## conv_kernel
module conv_kernel(
	clk,
	rst_n,
	clear,
	i_pixel,
	i_weight,
	o_pixel
);
parameter	WIDTH	=	32;
input					clk;
input					rst_n;
input					clear;
input	[WIDTH-1:0]		i_pixel;
input	[WIDTH-1:0]		i_weight;
output	[WIDTH-1:0]		o_pixel;
reg		[WIDTH-1:0]		o_pixel;
reg		[WIDTH-1:0]		mult_a;
reg		[WIDTH-1:0]		mult_b;
wire	[WIDTH-1:0]		product;
reg		[WIDTH-1:0]		add_a;
reg		[WIDTH-1:0]		add_b;
wire	[WIDTH-1:0]		sum;
always @(posedge clk, negedge rst_n)	begin
	if(!rst_n) begin
		mult_a		<=	32'b0;
		mult_b		<=	32'b0;
	end
	else begin
		mult_a		<=	i_pixel;
		mult_b		<=	i_weight;
	end
end
always @(posedge clk, negedge rst_n)	begin
	if(!rst_n) begin
		add_a		<=	32'b0;
		add_b		<=	32'b0;
	end
	else if (clear) begin
		add_a		<=	32'b0;
		add_b		<=	32'b0;
	end			
	else begin
		add_a		<=	product;
		add_b		<=	sum;
	end
end
always @(posedge clk, negedge rst_n)	begin
	if(!rst_n) begin
		o_pixel		<=	32'b0;
	end
	else if (clear) begin
		o_pixel		<=	32'b0;
	end
	else begin
		o_pixel		<=	sum;
	end
end
floating_adder U_floating_adder (
  .s_axis_a_tvalid(),             
  .s_axis_a_tdata(add_a),               
  .s_axis_a_tlast(),               
  .s_axis_b_tvalid(),             
  ...
For scale: ~130 flip-flops, about 99 I/O pins, ~36000 um^2 of cells after synthesis.
clock: 9.21 ns
lec_check: 0
abc_area: 1
cap_margin: 20
cell_pad_in_sites_detail_placement: 0
core_margin: 5
core_utilization: 31
cts_cluster_diameter: 382
cts_cluster_size: 99
gpl_routability_driven: 0
gpl_timing_driven: 0
slew_margin: 40
tns_end_percent: 40
run.sh (not shown) runs the stock make flow with config.mk's settings and CLKGATE_MAP_FILE=.
The first run reached the layout checks and failed them: negative setup slack.
Rerun with:
Settings changed: ABC_AREA 1 to default, CORE_MARGIN 5 to 2, CORE_UTILIZATION 31 to 66, CTS_CLUSTER_DIAMETER 382 to 272, CTS_CLUSTER_SIZE 99 to default, GPL_TIMING_DRIVEN 0 to default, MAX_ROUTING_LAYER from default to met4, TNS_END_PERCENT 40 to default.
Clock period 9.21 ns to 10.5 ns, I/O delays scaled along.
=> The new run produced a layout that fails on negative setup slack. Core utilization increases by 44 points. Critical path depth came out lower by 28. Routed wire length decreases slightly. Sequential cell count stays the same. Clock-buffer cell count fell by 2. Fmax is lower by about a fifth. Cell area came out lower slightly. Global-route usage rises by 27 points. Worst hold slack gains 0.014 ns.
Rerun with:
Settings changed: CTS_CLUSTER_DIAMETER 272 to 96, GPL_ROUTABILITY_DRIVEN 0 to 1, TNS_END_PERCENT from default to 5.
Clock period 10.5 ns to 10.6 ns, I/O delays scaled along.
Result:
- The new run did not get past 5_1_grt
- die size does not change
- synthesized area is unchanged
- synthesized cell count stays the same
Rerun with:
Settings changed: CORE_UTILIZATION 66 to 65, SETUP_SLACK_MARGIN from default to 2.99, TNS_END_PERCENT 5 to default.
The new run aborted during 5_1_grt with GRT-0116. Synthesized cell count stays the same. Die area rises slightly. Synthesized area does not change.

---

P:
conv_kernel again, from the RTL that the note above started with.
clock: 10.8 ns
lec_check: 0
cap_margin: 20
core_margin: 2
core_utilization: 72
cts_cluster_diameter: 250
cts_cluster_size: 48
max_routing_layer: met4
place_density: 0.65
setup_slack_margin: 3.13
slew_margin: 20
Tool error GRT-0232 stopped P during 5_1_grt; no final results.
What Q does differently from P at the input level:
# P
export LEC_CHECK = 0
export CAP_MARGIN = 20
export CORE_MARGIN = 2
export CORE_UTILIZATION = 72
export CTS_CLUSTER_DIAMETER = 250
export CTS_CLUSTER_SIZE = 48
export MAX_ROUTING_LAYER = met4
export PLACE_DENSITY = 0.65
export SETUP_SLACK_MARGIN = 3.13
export SLEW_MARGIN = 20
create_clock -name core_clock -period 10.8 [get_ports {clk}]
# Q
export LEC_CHECK = 0
export CAP_MARGIN = 20
export CORE_MARGIN = 2
export CORE_UTILIZATION = 40
export SLEW_MARGIN = 20
create_clock -name core_clock -period 11.8 [get_ports {clk}]
--- outcome ---
The final layout from Q, which completed every stage, passed the timing, DRC and antenna checks at the end of the flow.
What ended P was a tool error in 5_1_grt; the run never finished.
Compared with P, in Q area of the core increased 0.040 sq mm, instance area after placement decreased 1.1%, post-placement cell count increased about 7.5%, total half-perimeter wirelength after legalization and detailed placement increased about 10%, share of synthesized cell area in and, or, nand and nor gates essentially unchanged.

---

conv_kernel again, from the RTL that the note above started with.
Settings: LEC_CHECK=0, ABC_AREA=1, CAP_MARGIN=20, CELL_PAD_IN_SITES_DETAIL_PLACEMENT=2, CORE_ASPECT_RATIO=0.53, CORE_MARGIN=2, CORE_UTILIZATION=40, GPL_ROUTABILITY_DRIVEN=1, HOLD_SLACK_MARGIN=0.3, PLACE_DENSITY=0.57, SLEW_MARGIN=20, TNS_END_PERCENT=5; clock period 12.0 ns.
The first run failed in global routing (5_1_grt).
Change:
==> flow/config.mk (replaced) <==
export PLATFORM = sky130hd
export DESIGN_NAME = conv_kernel
export DESIGN_NICKNAME = conv_kernel
export VERILOG_FILES = /design/flow/design.v
export SDC_FILE = /design/flow/constraint.sdc
export NUM_CORES = 4
export LEC_CHECK = 0
export CAP_MARGIN = 20
export CORE_MARGIN = 2
export CORE_UTILIZATION = 40
export SLEW_MARGIN = 20
After rerunning: The new run passed the timing, DRC and antenna checks; area after synthesis barely changes; die size is about the same; synthesized cell count decreases by 15%.
Change:
--- a/flow/config.mk
+++ b/flow/config.mk
@@ -9,3 +9,6 @@
 export CORE_MARGIN = 2
-export CORE_UTILIZATION = 40
+export CORE_UTILIZATION = 65
+export MAX_ROUTING_LAYER = met4
+export PLACE_DENSITY = 0.6
+export SETUP_SLACK_MARGIN = -0.72
 export SLEW_MARGIN = 20
==> flow/constraint.sdc (replaced) <==
create_clock -name core_clock -period 9.7 [get_ports {clk}]
set_input_delay 1.9400 -clock core_clock [delete_from_list [all_inputs] [get_ports {clk}]]
set_output_delay 1.9400 -clock core_clock [all_outputs]
set_load 0.01 [all_outputs]
Result: With this change the flow stopped in global routing (5_1_grt) (GRT-0116); area after synthesis is unchanged; die size came out lower by well over a third; synthesized cell count stays the same.
Change:
--- a/flow/config.mk
+++ b/flow/config.mk
@@ -9,6 +9,3 @@
 export CORE_MARGIN = 2
-export CORE_UTILIZATION = 65
-export MAX_ROUTING_LAYER = met4
-export PLACE_DENSITY = 0.6
-export SETUP_SLACK_MARGIN = -0.72
+export CORE_UTILIZATION = 54
 export SLEW_MARGIN = 20
==> flow/constraint.sdc (replaced) <==
create_clock -name core_clock -period 11.8 [get_ports {clk}]
set_input_delay 2.3600 -clock core_clock [delete_from_list [all_inputs] [get_ports {clk}]]
set_output_delay 2.3600 -clock core_clock [all_outputs]
set_load 0.01 [all_outputs]
Outcome: Now the flow completed without violations. Die size is higher by 20%. Area after synthesis is unchanged. Synthesized cell count stays the same.

---

The RTL this note starts from:
==> flow/design.v <==
module floating_mult (
  input         s_axis_a_tvalid,
  input  [31:0] s_axis_a_tdata,
  input         s_axis_b_tvalid,
  input  [31:0] s_axis_b_tdata,
  output        m_axis_result_tvalid,
  output [31:0] m_axis_result_tdata
);
wire [31:0] a = s_axis_a_tdata;
wire [31:0] b = s_axis_b_tdata;
wire        sa = a[31];
wire        sb = b[31];
wire [7:0]  ea = a[30:23];
wire [7:0]  eb = b[30:23];
wire [22:0] fa = a[22:0];
wire [22:0] fb = b[22:0];
wire a_zero = (ea == 8'd0);
wire b_zero = (eb == 8'd0);
wire a_inf  = (ea == 8'hFF) && (fa == 23'd0);
wire b_inf  = (eb == 8'hFF) && (fb == 23'd0);
wire a_nan  = (ea == 8'hFF) && (fa != 23'd0);
wire b_nan  = (eb == 8'hFF) && (fb != 23'd0);
wire        s = sa ^ sb;
wire [47:0] p = {1'b1, fa} * {1'b1, fb};
wire signed [10:0] e0 = $signed({3'b000, ea}) + $signed({3'b000, eb}) - 11'sd127;
reg  [22:0] m;
reg         g;
reg         st;
reg  signed [10:0] e1;
always @(*) begin
  if (p[47]) begin
    m  = p[46:24];
    g  = p[23];
    st = |p[22:0];
    e1 = e0 + 11'sd1;
  end else begin
    m  = p[45:23];
    g  = p[22];
    st = |p[21:0];
    e1 = e0;
  end
end
wire        rnd = g & (st | m[0]);
wire [23:0] mr  = {1'b0, m} + {23'd0, rnd};
wire signed [10:0] e2 = mr[23] ? e1 + 11'sd1 : e1;
wire [22:0] mf  = mr[22:0];
reg [31:0] r;
always @(*) begin
  if (a_nan || b_nan || (a_inf && b_zero) || (b_inf && a_zero))
    r = 32'h7FC00000;
  else if (a_inf || b_inf)
    r = {s, 8'hFF, 23'd0};
  else if (a_zero || b_zero)
    r = {s, 31'd0};
  else if (e2 >= 11'sd255)
    r = {s, 8'hFF, 23'd0};
  else if (e2 <= 11'sd0)
    r = {s, 31'd0};
  else
    r = {s, e2[7:0], mf};
end
assign m_axis_result_tdata  = r;
assign m_axis_result_tvalid = 1'b1;
endmodule
module floating_adder (
  input         s_axis_a_tvalid,
  input  [31:0] s_axis_a_tdata,
  input         s_axis_a_tlast,
  input         s_axis_b_tvalid,
  input  [31:0] s_axis_b_tdata,
  output        m_axis_result_tvalid,
  output [31:0] m_axis_result_tdata,
  output        m_axis_result_tlast
);
wire [31:0] a = s_axis_a_tdata;
wire [31:0] b = s_axis_b_tdata;
wire a_zero = (a[30:23] == 8'd0);
wire b_zero = (b[30:23] == 8'd0);
wire a_inf  = (a[30:23] == 8'hFF) && (a[22:0] == 23'd0);
wire b_inf  = (b[30:23] == 8'hFF) && (b[22:0] == 23'd0);
wire a_nan  = (a[30:23] == 8'hFF) && (a[22:0] != 23'd0);
wire b_nan  = (b[30:23] == 8'hFF) && (b[22:0] != 23'd0);
wire        swap = (b[30:0] > a[30:0]);
wire [31:0] x = swap ? b : a;
wire [31:0] y = swap ? a : b;
wire        sx = x[31];
wire        sy = y[31];
wire [7:0]  ex = x[30:23];
wire [7:0]  ey = y[30:23];
wire [7:0]  d  = ex - ey;
wire        sub = sx ^ sy;
wire [26:0] mx = {1'b1, x[22:0], 3'b000};
wire [26:0] my = {1'b1, y[22:0], 3'b000};
wire        far    = (d >= 8'd27);
wire [26:0] my_sh  = far ? 27'd0 : (my >> d[4:0]);
wire [26:0] lost   = far ? my : (my & ~(27'h7FFFFFF << d[4:0]));
wire        sticky = |lost;
wire [26:0] my_al = {my_sh[26:1], my_sh[0] | sticky};
wire [27:0] s0 = sub ? ({1'b0, mx} - {1'b0, my_al}) : ({1'b0, mx} + {1'b0, my_al});
reg  [4:0]  lz;
always @(*) begin
  casez (s0[26:0])
    27'b1??????????????????????????: lz = 5'd0;
    27'b01?????????????????????????: lz = 5'd1;
    27'b001????????????????????????: lz = 5'd2;
    27'b0001???????????????????????: lz = 5'd3;
    27'b00001??????????????????????: lz = 5'd4;
    27'b000001?????????????????????: lz = 5'd5;
    27'b0000001????????????????????: lz = 5'd6;
    27'b00000001???????????????????: lz = 5'd7;
    27'b000000001??????????????????: lz = 5'd8;
    27'b0000000001?????????????????: lz = 5'd9;
    27'b00000000001????????????????: lz = 5'd10;
    27'b000000000001???????????????: lz = 5'd11;
    27'b0000000000001??????????????: lz = 5'd12;
    27'b00000000000001?????????????: lz = 5'd13;
    27'b000000000000001????????????: lz = 5'd14;
    27'b0000000000000001???????????: lz = 5'd15;
    27'b00000000000000001??????????: lz = 5'd16;
    27'b000000000000000001?????????: lz = 5'd17;
    27'b0000000000000000001????????: lz = 5'd18;
    27'b00000000000000000001???????: lz = 5'd19;
    27'b000000000000000000001??????: lz = 5'd20;
    27'b0000000000000000000001?????: lz = 5'd21;
    27'b00000000000000000000001????: lz = 5'd22;
    27'b000000000000000000000001???: lz = 5'd23;
    27'b0000000000000000000000001??: lz = 5'd24;
    27'b00000000000000000000000001?: lz = 5'd25;
    27'b000000000000000000000000001: lz = 5'd26;
    default:                          lz = 5'd27;
  endcase
end
wire [26:0] n  = s0[27] ? {s0[27:2], s0[1] | s0[0]} : (s0[26:0] << lz);
wire signed [9:0] en = s0[27] ? $signed({2'b00, ex}) + 10'sd1
                              : $signed({2'b00, ex}) - $signed({5'd0, lz});
wire        g   = n[2];
wire        st  = n[1] | n[0];
wire [22:0] m   = n[25:3];
wire        rnd = g & (st | m[0]);
wire [23:0] mr  = {1'b0, m} + {23'd0, rnd};
wire signed [9:0] e2 = mr[23] ? en + 10'sd1 : en;
reg [31:0] r;
always @(*) begin
  if (a_nan || b_nan || (a_inf && b_inf && (a[31] != b[31])))
    r = 32'h7FC00000;
  else if (a_inf)
    r = a;
  else if (b_inf)
    r = b;
  else if (a_zero && b_zero)
    r = {a[31] & b[31], 31'd0};
  else if (b_zero)
    r = a;
  else if (a_zero)
    r = b;
  else if (s0 == 28'd0)
    r = 32'd0;
  else if (e2 >= 10'sd255)
    r = {sx, 8'hFF, 23'd0};
  else if (e2 <= 10'sd0)
    r = {sx, 31'd0};
  else
    r = {sx, e2[7:0], mr[22:0]};
end
assign m_axis_result_tdata  = r;
assign m_axis_result_tvalid = 1'b1;
assign m_axis_result_tlast  = 1'b0;
endmodule
module conv_kernel(
	clk,
	rst_n,
	clear,
	i_pixel,
	i_weight,
	o_pixel
);
parameter	WIDTH	=	32;
input					clk;
input					rst_n;
input					clear;
input	[WIDTH-1:0]		i_pixel;
input	[WIDTH-1:0]		i_weight;
output	[WIDTH-1:0]		o_pixel;
reg		[WIDTH-1:0]		o_pixel;
reg		[WIDTH-1:0]		mult_a;
reg		[WIDTH-1:0]		mult_b;
wire	[WIDTH-1:0]		product;
reg		[WIDTH-1:0]		add_a;
reg		[WIDTH-1:0]		add_b;
wire	[WIDTH-1:0]		sum;
always @(posedge clk, negedge rst_n)	begin
	if(!rst_n) begin
		mult_a		<=	32'b0;
		mult_b		<=	32'b0;
	end
	else begin
		mult_a		<=	i_pixel;
		mult_b		<=	i_weight;
	end
end
always @(posedge clk, negedge rst_n)	begin
	if(!rst_n) begin
		add_a		<=	32'b0;
		add_b		<=	32'b0;
	end
	else if (clear) begin
		add_a		<=	32'b0;
		add_b		<=	32'b0;
	end			
	else begin
		add_a		<=	product;
		add_b		<=	sum;
	end
end
always @(posedge clk, negedge rst_n)	begin
	if(!rst_n) begin
		o_pixel		<=	32'b0;
	end
	else if (clear) begin
		o_pixel		<=	32'b0;
	end
	else begin
		o_pixel		<=	sum;
	end
end
floating_adder U_floating_adder (
  .s_axis_a_tvalid(),             
  .s_axis_a_tdata(add_a),               
  .s_axis_a_tlast(),               
  .s_axis_b_tvalid(),             
  .s_axis_b_tdata(add_b),               
  .m_axis_result_tvalid(),   
  .m_axis_result_tdata(sum),     
  .m_axis_result_tlast()     
);
floating_mult U_floating_mult (
  .s_axis_a_tvalid(),             
  .s_axis_a_tdata(mult_a),               
  .s_axis_b_tvalid(),             
  .s_axis_b_tdata(mult_b),               
  .m_axis_result_tvalid(),   
  .m_axis_result_tdata(product)     
);
endmodule
Settings: LEC_CHECK=0, CAP_MARGIN=20, CORE_MARGIN=2, CORE_UTILIZATION=72, CTS_CLUSTER_DIAMETER=250, CTS_CLUSTER_SIZE=48, MAX_ROUTING_LAYER=met4, PLACE_DENSITY=0.65, SETUP_SLACK_MARGIN=-0.76, SLEW_MARGIN=20; clock period 10.8 ns.
The baseline finished but fails on negative setup slack.
Then changed:
CTS_CLUSTER_DIAMETER = unset   (was 250)
CTS_CLUSTER_SIZE = 39   (was 48)
MAX_ROUTING_LAYER = unset   (was met4)
PLACE_DENSITY = unset   (was 0.65)
PLACE_DENSITY_LB_ADDON = 0.01   (was unset)
SETUP_SLACK_MARGIN = 0.75   (was -0.76)
clock period = 8.09 ns   (was 10.8 ns; I/O delays follow)
This time the run aborted during clock tree synthesis with DPL-0033.
Die area is unchanged.
Synthesized area does not change.
Synthesized cell count does not change.
Then changed:
CORE_UTILIZATION = 40   (was 72)
CTS_CLUSTER_DIAMETER = 317   (was unset)
CTS_CLUSTER_SIZE = 41   (was 39)
PLACE_DENSITY = 0.83   (was unset)
PLACE_DENSITY_LB_ADDON = unset   (was 0.01)
SETUP_SLACK_MARGIN = unset   (was 0.75)
clock period = 12.0 ns   (was 8.09 ns; I/O delays follow)
What happened: The changed run passed the timing, DRC and antenna checks. Synthesized area does not change. Synthesized cell count does not change. Die size rises by well over a third.
Then changed:
CORE_UTILIZATION = 64   (was 40)
CTS_CLUSTER_DIAMETER = 369   (was 317)
CTS_CLUSTER_SIZE = unset   (was 41)
PLACE_DENSITY = 0.35   (was 0.83)
SETUP_SLACK_MARGIN = 3.97   (was unset)
clock period = 13.3 ns   (was 12.0 ns; I/O delays follow)
Design area climbs by about 12%.
Sequential share of layout area is lower by 0.62 points.
Die size decreases by 37%.
Non-clock buffer count came out higher by 214.
Routed wire length went up by 26%.
Fmax went up by 3.2%.
